run 1:
## top
module top(
  input  logic         clk,
  input  logic         rst_n,
  input  logic [31:0]  a, b, c, d, e,  
  output logic [63:0]  y  
);
logic [63:0] mul1_reg, mul2_reg;    
logic [63:0] mul3_reg;             
logic [63:0] sum1_reg;             
logic [63:0] sum2_reg;             
logic [63:0] final_result_reg;    
always_ff @(posedge clk or negedge rst_n) begin
  if (!rst_n) begin
    mul1_reg <= '0;
    mul2_reg <= '0;
  end else begin
    mul1_reg <= a * b;    
    mul2_reg <= c * d;    
  end
end
always_ff @(posedge clk or negedge rst_n) begin
  if (!rst_n) begin
    mul3_reg <= '0;
  end else begin
    mul3_reg <= mul1_reg[31:0] * e;  
  end
end
always_ff @(posedge clk or negedge rst_n) begin
  if (!rst_n) begin
    sum1_reg <= '0;
  end else begin
    sum1_reg <= mul1_reg + mul2_reg;
  end
end
always_ff @(posedge clk or negedge rst_n) begin
  if (!rst_n) begin
    sum2_reg <= '0;
  end else begin
    sum2_reg <= sum1_reg + mul3_reg;
  end
end
always_ff @(posedge clk or negedge rst_n) begin
  if (!rst_n) begin
    final_result_reg <= '0;
  end else begin
    if (|a)  
      final_result_reg <= sum2_reg + sum1_reg;
    else
      final_result_reg <= sum2_reg - mul2_reg;
  end
end
(* IOB="TRUE" *)
  ...
For scale: roughly 450 flip-flops, roughly 230 I/O pins.
clock: 6.3 ns
lec_check: 0
abc_area: 1
cap_margin: 20
core_margin: 2
core_utilization: 72
cts_cluster_diameter: 332
cts_cluster_size: 98
place_density: 0.41
setup_slack_margin: 1.86
slew_margin: 20
tns_end_percent: 10
run.sh (not shown) runs the stock make flow with config.mk's settings and CLKGATE_MAP_FILE=.
In the summary table, run 1 is marked failed, with error DPL-0033 raised in clock tree synthesis (4_1_cts).
What run 2 does differently from run 1 at the input level:
Settings: TNS_END_PERCENT no longer set, was 10; ABC_AREA no longer set, was 1; PLACE_DENSITY no longer set, was 0.41; CAP_MARGIN now 15, was 20; CTS_CLUSTER_SIZE no longer set, was 98; CTS_CLUSTER_DIAMETER no longer set, was 332; SETUP_SLACK_MARGIN no longer set, was 1.86; the clock period (ns, I/O delays scaled along) now 7.68, was 6.3.
### Flow results
Status for run 2 and run 1: no clean run. Run 2 never completed; the flow aborted with a tool error in global routing (5_1_grt). The vertical die dimension in run 2 sits about 4% below the value recorded for run 1. Share of synthesized cell area in and, or, nand and nor gates was higher in run 1 than in run 2. Width of the chip, run 2 vs run 1: down by a few percent. Against run 1, run 2 comes in about 24% lower on count of placed standard cells including taps. Adder-cell share of the synthesized area in run 2 is 4.4 points higher than in run 1. In the tables for run 2 and run 1, pre-CTS setup slack reads lower with run 1.
### run 2 -> run 3
Settings: changing CAP_MARGIN from 15 to 20; changing CORE_UTILIZATION from 72 to 66; changing the clock period (ns, I/O delays scaled along) from 7.68 to 8.88.
Per the comparison of run 3 with run 2, horizontal die dimension now sits higher; post-synthesis share of cell area spent on and, or, nand and nor gates now sits at about the same level.
Run 2 -> run 3: post-synthesis area per instance delta 0, exact match
[diff] worst-case setup slack after placement, run 3 relative to run 2: improvement
Run 3 went all the way through the flow, and no timing, DRC or antenna check failed.
Run 3 vs run 2, number of resized instances in the post-cts repair step went down by 1001.
In run 3, the total clock buffers created by CTS came out 4.1% above the value in run 2.
Run 3 against run 2; core area is up by a little under 10%.
Run 2 → run 3: height of the die rose 18 um, buffers inserted during post-CTS setup optimization lost 266, floorplan die area went up about 9%.
The inputs of run 4 differ from those of run 3 as listed below.
Settings: changing CORE_UTILIZATION from 66 to 37; changing the clock period (ns, I/O delays scaled along) from 8.88 to 10.2.
==> comparison <==
Relative to run 3, transition time at the pin with the least slew margin has gone down in run 4. Changes observed in run 4 relative to run 3: portion of the clock cycle consumed by the worst path in the final layout fell 4.2 points.

---

== job 7460 ==
top again, from the RTL that the note above started with.
Settings: LEC_CHECK=0, CAP_MARGIN=20, CORE_MARGIN=2, CORE_UTILIZATION=45, SLEW_MARGIN=20; clock period 11.0 ns.
Input changes introduced in job 7486 (baseline for comparison: job 7460):
# job 7460
export LEC_CHECK = 0
export CAP_MARGIN = 20
export CORE_MARGIN = 2
export CORE_UTILIZATION = 45
export SLEW_MARGIN = 20
create_clock -name core_clock -period 11.0 [get_ports {clk}]
# job 7486
export LEC_CHECK = 0
export CAP_MARGIN = 20
export CORE_MARGIN = 2
export CORE_UTILIZATION = 45
export SLEW_MARGIN = 20
create_clock -name core_clock -period 10.2 [get_ports {clk}]
[summary]
Any difference in yosys synthesis chip area between job 7460 and job 7486 is small enough to ignore. The cell count of job 7486 and that of job 7460 are within noise of each other. Job 7486 vs. job 7460: number of global-route vias before repair +about 1.3%; finished layout cell area +0.93%; wire length after detailed routing +1.4%; buffer-and-inverter tally for the worst setup path -1; setup slack -230 ps. Global-route usage over all layers came out higher on job 7486 than on job 7460. Smallest hold slack: job 7486 higher than job 7460.
[inputs] job 7254 vs job 7486
# job 7486
export LEC_CHECK = 0
export CAP_MARGIN = 20
export CORE_MARGIN = 2
export CORE_UTILIZATION = 45
export SLEW_MARGIN = 20
create_clock -name core_clock -period 10.2 [get_ports {clk}]
# job 7254
export LEC_CHECK = 0
export CAP_MARGIN = 20
export CORE_MARGIN = 2
export CORE_UTILIZATION = 40
export MAX_ROUTING_LAYER = met4
export PLACE_DENSITY = 0.47
export SLEW_MARGIN = 40
create_clock -name core_clock -period 11.0 [get_ports {clk}]
Findings:
- Job 7254 finished end to end and its layout was clean on timing, DRC and antenna.
- Diff job 7486 -> job 7254 | per-cell routed wire length | increase of 9.9%
- Diff job 7486 -> job 7254 | global-route wire length before repair | up by a little under 10%
- Of the two values seen for launching instance or port of the critical path, d[6] was produced by job 7486 and e[12] by job 7254.
- Job 7254 -> job 7486: number of sequential cells delta 0, exact match
- Setup skew after layout on job 7254 is down relative to job 7486.
- Final critical-path setup slack ends up lower on job 7486.
- Core footprint delta (job 7254 − job 7486): unfavourable

---

Starting RTL as in the previous note.
Settings: LEC_CHECK=0, ABC_AREA=0, CAP_MARGIN=20, CORE_MARGIN=7, CORE_UTILIZATION=66, CTS_CLUSTER_DIAMETER=218, SLEW_MARGIN=15, TNS_END_PERCENT=30; clock period 14.4 ns.
The baseline finished clean.
==> next run, changes <==
- ABC_AREA: 0 -> unset
- CORE_MARGIN: 7 -> 2
- CORE_UTILIZATION: 66 -> 39
- CTS_CLUSTER_DIAMETER: 218 -> unset
- SLEW_MARGIN: 15 -> 20
- TNS_END_PERCENT: 30 -> unset
- clock period: 14.4 -> 16.2 ns (I/O delays scaled with it)
What happened: Via count goes down by 4.2%; final cell count climbs by 11%; clock skew climbs by 8.9 ps.
==> next run, changes <==
- CORE_UTILIZATION: 39 -> 72
- CTS_CLUSTER_DIAMETER: unset -> 400
- CTS_CLUSTER_SIZE: unset -> 97
- PLACE_DENSITY: unset -> 0.41
- SETUP_SLACK_MARGIN: unset -> 1.27
- clock period: 16.2 -> 5.69 ns (I/O delays scaled with it)
Result: With this change the flow never finished: it broke off in global routing; synthesized cell count stays the same; area after synthesis stays the same; die size shrinks by 46%.
==> next run, changes <==
- ABC_AREA: unset -> 1
- CTS_CLUSTER_DIAMETER: 400 -> 332
- CTS_CLUSTER_SIZE: 97 -> 98
- SETUP_SLACK_MARGIN: 1.27 -> 1.3
- TNS_END_PERCENT: unset -> 10
- clock period: 5.69 -> 6.3 ns (I/O delays scaled with it)
With this change the flow died in clock tree synthesis.
Die size rises by about 9%.
Area after synthesis rises by about 9%.
Synthesized cell count rose by about 37%.

---

Setup of job 7791:
The RTL this note starts from:
==> flow/design.v <==
module top(
  input  logic         clk,
  input  logic         rst_n,
  input  logic [31:0]  a, b, c, d, e,  
  output logic [63:0]  y  
);
logic [63:0] mul1_reg, mul2_reg;    
logic [63:0] mul3_reg;             
logic [63:0] sum1_reg;             
logic [63:0] sum2_reg;             
logic [63:0] final_result_reg;    
always_ff @(posedge clk or negedge rst_n) begin
  if (!rst_n) begin
    mul1_reg <= '0;
    mul2_reg <= '0;
  end else begin
    mul1_reg <= a * b;    
    mul2_reg <= c * d;    
  end
end
always_ff @(posedge clk or negedge rst_n) begin
  if (!rst_n) begin
    mul3_reg <= '0;
  end else begin
    mul3_reg <= mul1_reg[31:0] * e;  
  end
end
always_ff @(posedge clk or negedge rst_n) begin
  if (!rst_n) begin
    sum1_reg <= '0;
  end else begin
    sum1_reg <= mul1_reg + mul2_reg;
  end
end
always_ff @(posedge clk or negedge rst_n) begin
  if (!rst_n) begin
    sum2_reg <= '0;
  end else begin
    sum2_reg <= sum1_reg + mul3_reg;
  end
end
always_ff @(posedge clk or negedge rst_n) begin
  if (!rst_n) begin
    final_result_reg <= '0;
  end else begin
    if (|a)  
      final_result_reg <= sum2_reg + sum1_reg;
    else
      final_result_reg <= sum2_reg - mul2_reg;
  end
end
(* IOB="TRUE" *)
always_ff @(posedge clk or negedge rst_n) begin
  if (!rst_n) begin
    y <= '0;
  end else begin
    y <= final_result_reg;
  end
end
endmodule
Settings: LEC_CHECK=0, ABC_AREA=1, CAP_MARGIN=20, CORE_MARGIN=2, CORE_UTILIZATION=72, CTS_CLUSTER_DIAMETER=332, CTS_CLUSTER_SIZE=98, PLACE_DENSITY=0.41, SLEW_MARGIN=20, TNS_END_PERCENT=10; clock period 6.3 ns.
Job 7791 did not run to completion, as it errored out during 4_1_cts.
Inputs modified between job 7791 and job 3391:
Settings: SETUP_SLACK_MARGIN newly set to 1.85; TNS_END_PERCENT changed from 10 to 5; PLACE_DENSITY removed (was 0.41).
Findings:
- Job 3391 did not finish; a tool error ended it in 5_1_grt.
- Job 7791: aborted in 4_1_cts (tool error)
- From job 3391 to job 7791, number of synthesized register bits did not move at all.
- Status: number of placement rows parity (job 7791, job 3391)
- There was hardly any difference in area of placed instances between job 3391 and job 7791.
- The gate count of the mapped netlist was comparable across job 7791 and job 3391.
- Job 3391 vs job 7791 — setup slack after placement dropped 0.16 ns.
- Looking at sum of net half-perimeters after detailed placement, job 3391 sits about 3% above job 7791.
- Job 7791 -> job 3391: mean instance size in the synthesized netlist flat
- In terms of final estimated routing congestion in global placement, job 7791 and job 3391 differ only marginally.
- Compared job 3391 against job 7791; core region area within noise.
- Changes observed in job 3391 relative to job 7791: area after synthesis about even; area reported by Yosys stat barely changed.
Edits applied to the flow inputs when going from job 3391 to job 8247:
Settings: removing TNS_END_PERCENT (formerly 5); removing ABC_AREA (formerly 1); changing SETUP_SLACK_MARGIN from 1.85 to 2.07; removing CTS_CLUSTER_DIAMETER (formerly 332); changing CORE_UTILIZATION from 72 to 58; removing CTS_CLUSTER_SIZE (formerly 98); changing the clock period (ns, I/O delays scaled along) from 6.3 to 8.09.
Results
- Job 8247 vs job 3391 — count of instances resized after the clock tree is built dropped by more than a quarter
- Summary of job 8247 over job 3391: post-place setup slack +0.74 ns, area of the mapped netlist now smaller, net count entering floorplan went down.
- Per the comparison of job 8247 with job 3391, post-synthesis area per instance saw an increase; share of the yosys chip area belonging to registers climbed 0.74 points; placeable core region increased 14%; post-synth area from yosys stat dropped about 8%.
- Taking job 3391 over job 8247, the synthesized cell count ratio works out to 1.4.
- As of job 8247, horizontal die dimension had risen by a few percent compared to job 3391.
- Status for job 3391 and job 8247: no clean run
- Job 3391: GRT-0116 in 5_1_grt -> run aborted
- Status job 8247: flow complete, layout not clean - negative setup slack
diff inputs: job 8247 => job 7629
Settings: a change of CORE_UTILIZATION from 58 to 72; an added TNS_END_PERCENT of 40; a change of SETUP_SLACK_MARGIN from 2.07 to 2.38; an added PLACE_DENSITY_LB_ADDON of 0.01; an added MAX_ROUTING_LAYER of met4; a change of the clock period (ns, I/O delays scaled along) from 8.09 to 8.52.
### Flow results
Of job 7629 and job 8247, only job 7629 never reached the final stage. Job 8247 had finished all stages when the layout checks came back failing, citing negative setup slack. Gate count of the mapped netlist: job 8247 vs job 7629 identical. Looking at job 7629 and job 8247, the chip area in the Yosys report is a wash. Diff job 8247..job 7629 | adder-cell share of the synthesized area | unchanged. Pre-placement core utilization: job 7629 vs job 8247 up 14 points. Going from job 8247 to job 7629, instance area after placement shrank slightly. Summary of the comparison: number of cells upsized or downsized after cts is lower in job 7629, relative to job 8247. Comparing job 8247 against job 7629, there is no change at all in portion of netlist area occupied by mux cells. Placer congestion estimate ends up higher on job 7629. The post-synthesis async set-or-reset flop share of job 7629 and that of job 8247 are within noise of each other. Reported for job 7629 and job 8247, number of synthesized flops with an enable pin turned out identical to the last digit. Between job 7629 and job 8247, die size is higher for job 8247, job 7629 comes in under that.
Relative to job 7629, the following input files were edited for job 7951:
Settings: a deleted TNS_END_PERCENT that had been 40; a deleted SETUP_SLACK_MARGIN that had been 2.38; a deleted MAX_ROUTING_LAYER that had been met4.
==> results <==
Job 7951 vs job 7629, total CTS buffers went up by 6.1%. No crash in job 7951: every stage finished, but the layout fails its final checks due to negative setup slack. Count of placed standard cells including taps: job 7951 vs job 7629 — no meaningful difference. As far as row count is concerned, job 7629 and job 7951 perform about the same.
> inputs changed (job 7951 -> job 3294)
Settings: removing PLACE_DENSITY_LB_ADDON (formerly 0.01); changing CORE_UTILIZATION from 72 to 20; changing the clock period (ns, I/O delays scaled along) from 8.52 to 16.2.
==> results <==
Of job 7951 and job 3294, only job 3294 finishes the flow clean.
From the logs: job 7951 reached the end of the flow and failed the layout checks with negative setup slack.
Job 3294 against job 7951: non-clock buffer count now sits lower; cell count in the Yosys report has remained practically unchanged.
In the tables for job 3294 and job 7951, final period utilization reads higher with job 7951.
